==> onyx <==
==> flow/design.v <==
module binary2deg(
	input i_clk,
	input i_rst,
	input i_start,
	input[63:0] i_decimal,
	input[3:0] i_frccnt,
	output[13:0] o_deg,
	output o_finished
	);
enum {IDLE,D2B1,D2B2,SHIFT,B2D,END} state_w,state_r;
logic[13:0] deg_w,deg_r;
logic[21:0] devider_w,devider_r;
logic[34:0] tmp_w,tmp_r;
logic[63:0] decimal_w,decimal_r;
logic[21:0] binary_w,binary_r;
logic[3:0] cnt_w,cnt_r;
logic[3:0] frccnt_w,frccnt_r;
logic finished;
assign o_finished = finished;
assign o_deg = deg_r;
always@(*) begin
	deg_w = deg_r;
	devider_w = devider_r;
	tmp_w = tmp_r;
	decimal_w = decimal_r;
	binary_w = binary_r;
	cnt_w = cnt_r;
	frccnt_w = frccnt_r;
	state_w = state_r;
	finished = 0;
	case(state_r)
		IDLE: begin
			if(i_start) begin
				state_w = D2B1;
				decimal_w = i_decimal;
				frccnt_w = i_frccnt;
				tmp_w = 0;
			end
			else begin
				state_w = state_r;
				decimal_w = 0;
			end
			binary_w = 0;
			devider_w = 22'b101101000000000000000;
			finished = 0;
		end
		D2B1: begin
			if(decimal_r[3:0] < 10) begin
				tmp_w = (tmp_r >> 4)+(tmp_r >> 5)+(tmp_r >> 8)+(tmp_r >> 9)+(tmp_r >> 12)+(tmp_r >> 13)+{18'd0,decimal_r[3:0],13'd0};
				state_w = state_r;
			end
			else begin
				tmp_w = tmp_r;
				state_w = D2B2;
			end
			decimal_w = decimal_r >> 4;
		end
		D2B2: begin
			if(cnt_r == (frccnt_r - 1)) begin
				state_w = SHIFT;
				cnt_w = 0;
			end
			else begin
				state_w = state_r;
				cnt_w = cnt_r + 1;
			end
			tmp_w = (tmp_r >> 4)+(tmp_r >> 5)+(tmp_r >> 8)+(tmp_r >> 9)+(tmp_r >> 12)+(tmp_r >> 13)+{18'd0,decimal_r[3:0],13'd0};
			decimal_w = decimal_r >> 4;
		end
		SHIFT: begin
			tmp_w = (tmp_r << 3) + (tmp_r << 1);
			if(cnt_r == (frccnt_r - 2)) begin
				state_w = B2D;
				binary_w = tmp_w[21:0];
				cnt_w = 0;
			end
			else begin
				state_w = state_r;
				cnt_w = cnt_r + 1;
			end
		end
		B2D: begin
			if(cnt_r == 13) begin
				state_w = END;
				cnt_w = 0;
			end
			else begin
				state_w = state_r;
				cnt_w = cnt_r + 1;
			end
			if(binary_r < devider_r) begin
				deg_w = {deg_r[12:0],1'b0};
				binary_w = binary_r;
			end
			else begin
				deg_w = {deg_r[12:0],1'b1};
				binary_w = binary_r - devider_r;
			end
			devider_w = devider_r >> 1;
			finished = 0;
		end
		END: begin
			finished = 1;
			state_w = IDLE;
		end
	endcase
end
always@(posedge i_clk or negedge i_rst) begin
	if(!i_rst) begin
		devider_r <= 22'b0101101000000000000000;
		binary_r <= 0;
		deg_r <= 0;
		cnt_r <= 0;
		state_r <= IDLE;
		decimal_r <= 64'd0;
		tmp_r <= 35'd0;
		frccnt_r <= 0;
	end
	else begin
		devider_r <= devider_w;
		binary_r <= binary_w;
		deg_r <= deg_w;
		cnt_r <= cnt_w;
		state_r <= state_w;
		decimal_r <= decimal_w;
		tmp_r <= tmp_w;
		frccnt_r <= frccnt_w;
	end
end
endmodule
module synchro(
	input i_clk,
	input i_rst,
	input i_write,
	input[7:0] i_char,
	output o_full,
	output o_check,
	output[14 - 1:0] o_deg
	);
integer i;
enum {IDLE,IDT,DATA,DEG,CHECK} state_w,state_r;
logic[7:0] cnt_w,cnt_r;
logic[7:0] char_w[7:0],char_r[7:0];
logic[2:0] r_w,r_r,w_w,w_r;
logic[7:0] char;
logic[7:0] check_w,check_r;
logic[7:0] checksum_w,checksum_r,tmp;
logic check;
logic[23:0] SI_w,SI_r;
logic[3:0] pos;
enum {INT,FRC} dstate_w,dstate_r;
logic[63:0] decimal_w,decimal_r;
logic[13:0] deg,deg_w,deg_r;
logic[3:0] frccnt_w,frccnt_r;
logic finished;
binary2deg xbinary2deg(.i_clk(i_clk),.i_rst(i_rst),.i_start(check && (pos == 1)),.i_decimal(decimal_r),.i_frccnt(frccnt_r),.o_deg(deg),.o_finished(finished));
assign o_full = ((w_r + 1) == r_r)? 1 : 0;
assign o_check = check;
assign o_deg = deg_r;
always@(*) begin
	for(i = 0; i < 8; i = i + 1) begin
		char_w[i] = char_r[i];
	end
	if(i_write) begin
		w_w = w_r + 1;
		char_w[w_r] = i_char;
	end
	else begin
		w_w = w_r;
	end
	if(w_r != r_r) begin
		char = char_r[r_r];
		r_w = r_r + 1;
	end
	else begin
		char = 0;
		r_w = r_r;
	end
end
always@(*) begin
	pos = 0;
	case(SI_r)
		{"H","D","G"} : begin
			pos = 1;
		end
		{"H","D","T"} : begin
			pos = 1;
		end
	endcase
end
always@(*) begin
	if(finished)
		deg_w = deg;
	else
		deg_w = deg_r;
end
always@(*) begin
	check = 0;
	checksum_w = checksum_r;
	SI_w = SI_r;
	decimal_w = decimal_r;
	tmp = 0;
	frccnt_w = frccnt_r;
	state_w = state_r;
	dstate_w = dstate_r;
	cnt_w = cnt_r;
	check_w = check_r;
	if(w_r != r_r) begin
		case(state_r)
			IDLE: begin
				check_w = 0;
				decimal_w = 0;
				frccnt_w = 0;
				dstate_w = INT;
				if(char == "$") begin
					state_w = IDT;
				end
				else begin
					state_w = state_r;
				end
				cnt_w = 0;
			end
			IDT: begin
				if(cnt_r == 4) begin
					state_w = DATA;
					cnt_w = 0;
					SI_w = (SI_r << 8) + {16'd0,char};
				end
				else if(cnt_r > 1) begin
					state_w = state_r;
					cnt_w = cnt_r + 1;
					SI_w = (SI_r << 8) + {16'd0,char};
				end
				else begin
					state_w = state_r;
					SI_w = SI_r;
					cnt_w = cnt_r + 1;
				end
				check_w = check_r ^ char;
			end
			DATA: begin
				if(char == "*") begin
					state_w = CHECK;
					cnt_w = 0;
					check_w = check_r;
				end
				else if(char == ",") begin
					cnt_w = cnt_r + 1;
					check_w = check_r ^ char;
					if(cnt_r == (pos - 1)) begin
						state_w = DEG;
					end
					else begin
						state_w = state_r;
					end
				end
				else begin
					state_w = state_r;
					cnt_w = cnt_r;
					check_w = check_r ^ char;
				end
			end
			DEG: begin
				tmp = char - "0";
				if(char == ".") begin
					dstate_w = FRC;
					state_w = state_r;
					cnt_w = cnt_r;
					frccnt_w = frccnt_r;
					decimal_w = (decimal_r << 4) + {60'd0,tmp[3:0]};
				end
				else if(char == ",") begin
					dstate_w = INT;
					state_w = DATA;
					cnt_w = cnt_r;
					frccnt_w = frccnt_r;
					decimal_w = decimal_r;
				end
				else begin
					state_w = state_r;
					dstate_w = dstate_r;
					cnt_w = cnt_r;
					decimal_w = (decimal_r << 4) + {60'd0,tmp[3:0]};
					if(dstate_r == FRC) begin
						frccnt_w = frccnt_r;
					end
					else begin
						frccnt_w = frccnt_r + 1;
					end
				end
				check_w = check_r ^ char;
			end
			CHECK: begin
				if(char == 8'hd) begin
					state_w = IDLE;
					cnt_w = 0;
					if(check_r == checksum_r) begin
						check = 1;
					end
					else begin
						check = 0;
					end
				end
				else begin
					if((char > "/") && (char < ":")) begin
						tmp = char - "0";
						checksum_w = cnt_r == 0 ? {tmp[3:0],4'd0} : {checksum_r[7:4],tmp[3:0]};
					end
					else if((char > "@") && (char < "G")) begin
						tmp = char - "A" + 8'd10;
						checksum_w = cnt_r == 0 ? {tmp[3:0],4'd0} : {checksum_r[7:4],tmp[3:0]};
					end
					else begin
						checksum_w = checksum_r;
					end
					cnt_w = cnt_r + 1;
				end
			end
		endcase
	end
	else begin
		state_w = state_r;
		cnt_w = cnt_r;
		checksum_w = checksum_r;
		check_w = check_r;
	end
end
always@(posedge i_clk or negedge i_rst) begin
	if(!i_rst) begin
		state_r <= IDLE;
		dstate_r <= INT;
		cnt_r <= 0;
		deg_r <= 0;
		checksum_r <= 0;
		check_r <= 0;
		SI_r <= 0;
		r_r <= 0;
		w_r <= 0;
		decimal_r <= 0;
		frccnt_r <= 0;
		for(i = 0; i < 8; i = i + 1) begin
			char_r[i] <= 0;
		end
	end
	else begin
		state_r <= state_w;
		dstate_r <= dstate_w;
		cnt_r <= cnt_w;
		deg_r <= deg_w;
		checksum_r <= checksum_w;
		check_r <= check_w;
		SI_r <= SI_w;
		r_r <= r_w;
		w_r <= w_w;
		decimal_r <= decimal_w;
		frccnt_r <= frccnt_w;
		for(i = 0; i < 8; i = i + 1) begin
			char_r[i] <= char_w[i];
		end
	end
end
endmodule
==> flow/run.sh <==
#!/bin/bash
# the make line also repeats each setting of config.mk as NAME=value (left out here)
make -C /OpenROAD-flow-scripts/flow DESIGN_CONFIG=/design/flow/config.mk WORK_HOME=/design/flow/orfs CLKGATE_MAP_FILE= finish
==> flow/config.mk <==
export PLATFORM = sky130hd
export DESIGN_NAME = synchro
export DESIGN_NICKNAME = synchro
export VERILOG_FILES = /design/flow/design.v
export SDC_FILE = /design/flow/constraint.sdc
export NUM_CORES = 4
export LEC_CHECK = 0
export ABC_AREA = 1
export CAP_MARGIN = 20
export CORE_ASPECT_RATIO = 0.69
export CORE_MARGIN = 2
export CORE_UTILIZATION = 72
export CTS_CLUSTER_DIAMETER = 397
export CTS_CLUSTER_SIZE = 10
export PLACE_DENSITY = 0.4
export SETUP_SLACK_MARGIN = 1.8
export SLEW_MARGIN = 20
export TNS_END_PERCENT = 5
==> flow/constraint.sdc <==
create_clock -name core_clock -period 5.98 [get_ports {i_clk}]
set_input_delay 1.1960 -clock core_clock [delete_from_list [all_inputs] [get_ports {i_clk}]]
set_output_delay 1.1960 -clock core_clock [all_outputs]
set_load 0.01 [all_outputs]
==> inputs of cedar, as changes to onyx <==
CAP_MARGIN = 15   (was 20)
CELL_PAD_IN_SITES_DETAIL_PLACEMENT = 2   (was default)
CELL_PAD_IN_SITES_GLOBAL_PLACEMENT = 1   (was default)
CORE_ASPECT_RATIO = 0.9   (was 0.69)
CORE_MARGIN = 3   (was 2)
CORE_UTILIZATION = 59   (was 72)
CTS_CLUSTER_DIAMETER = 107   (was 397)
CTS_CLUSTER_SIZE = 77   (was 10)
GPL_TIMING_DRIVEN = 0   (was default)
HOLD_SLACK_MARGIN = -0.06   (was default)
MIN_ROUTING_LAYER = met2   (was default)
PLACE_DENSITY = default   (was 0.4)
PLACE_DENSITY_LB_ADDON = 0.22   (was default)
SETUP_SLACK_MARGIN = default   (was 1.8)
SLEW_MARGIN = 5   (was 20)
TNS_END_PERCENT = default   (was 5)
==> flow/constraint.sdc (replaced) <==
create_clock -name core_clock -period 6.72 [get_ports {i_clk}]
set_input_delay 1.3440 -clock core_clock [delete_from_list [all_inputs] [get_ports {i_clk}]]
set_output_delay 1.3440 -clock core_clock [all_outputs]
set_load 0.01 [all_outputs]
==> inputs of pepper, as changes to onyx <==
ABC_AREA = default   (was 1)
CORE_ASPECT_RATIO = default   (was 0.69)
CTS_CLUSTER_DIAMETER = default   (was 397)
CTS_CLUSTER_SIZE = default   (was 10)
PLACE_DENSITY = default   (was 0.4)
PLACE_DENSITY_LB_ADDON = 0.0   (was default)
SETUP_SLACK_MARGIN = 1.36   (was 1.8)
TNS_END_PERCENT = default   (was 5)
==> flow/constraint.sdc (replaced) <==
create_clock -name core_clock -period 4.81 [get_ports {i_clk}]
set_input_delay 0.9620 -clock core_clock [delete_from_list [all_inputs] [get_ports {i_clk}]]
set_output_delay 0.9620 -clock core_clock [all_outputs]
set_load 0.01 [all_outputs]
==> impl_metrics.env <==
# implementation run metrics
export IMPL_cts_tree="built"
export IMPL_setup_viol=28
export IMPL_status="failed layout checks"
export IMPL_slew_violations=3
export IMPL_tightestPinTransition_ns=2.31
export IMPL_worst_slack_ns=-1.44
export IMPL_maxCapViolCount=1
export IMPL_so_faults="max-capacitance violations, max-slew violations, negative setup slack"
export IMPL_wl_met2_mm=41.4
The numbers above come from pepper.

==> impl_metrics.env <==
# implementation run metrics
export IMPL_status="finished clean"
export IMPL_num_vias=24915
export IMPL_cts_tree="built"
export IMPL_setup_viol=0
export IMPL_wl_met2_mm=34.7
export IMPL_maxCapViolCount=0
export IMPL_die_w_um=231
export IMPL_first_pass_iters=9
export IMPL_slew_violations=0
export IMPL_finClkSkew_ns=0.0340
export IMPL_drtIter0Drc=3712
export IMPL_tightestPinTransition_ns=1.09
The numbers above come from onyx.

==> impl_metrics.env <==
# source this file to load flow results
export IMPL_firstError="Error: detail_place.tcl, 38 bad optional access"
export IMPL_rows=71
export IMPL_yosys_area_share_adder=0.133
export IMPL_synthArstFlopShare=1.00
export IMPL_ys_top_logic_family="simple AND/OR/NAND/NOR gates"
export IMPL_stop_stage="detailed placement"
export IMPL_die_w_um=226
export IMPL_status="did not finish"
The numbers above come from cedar.

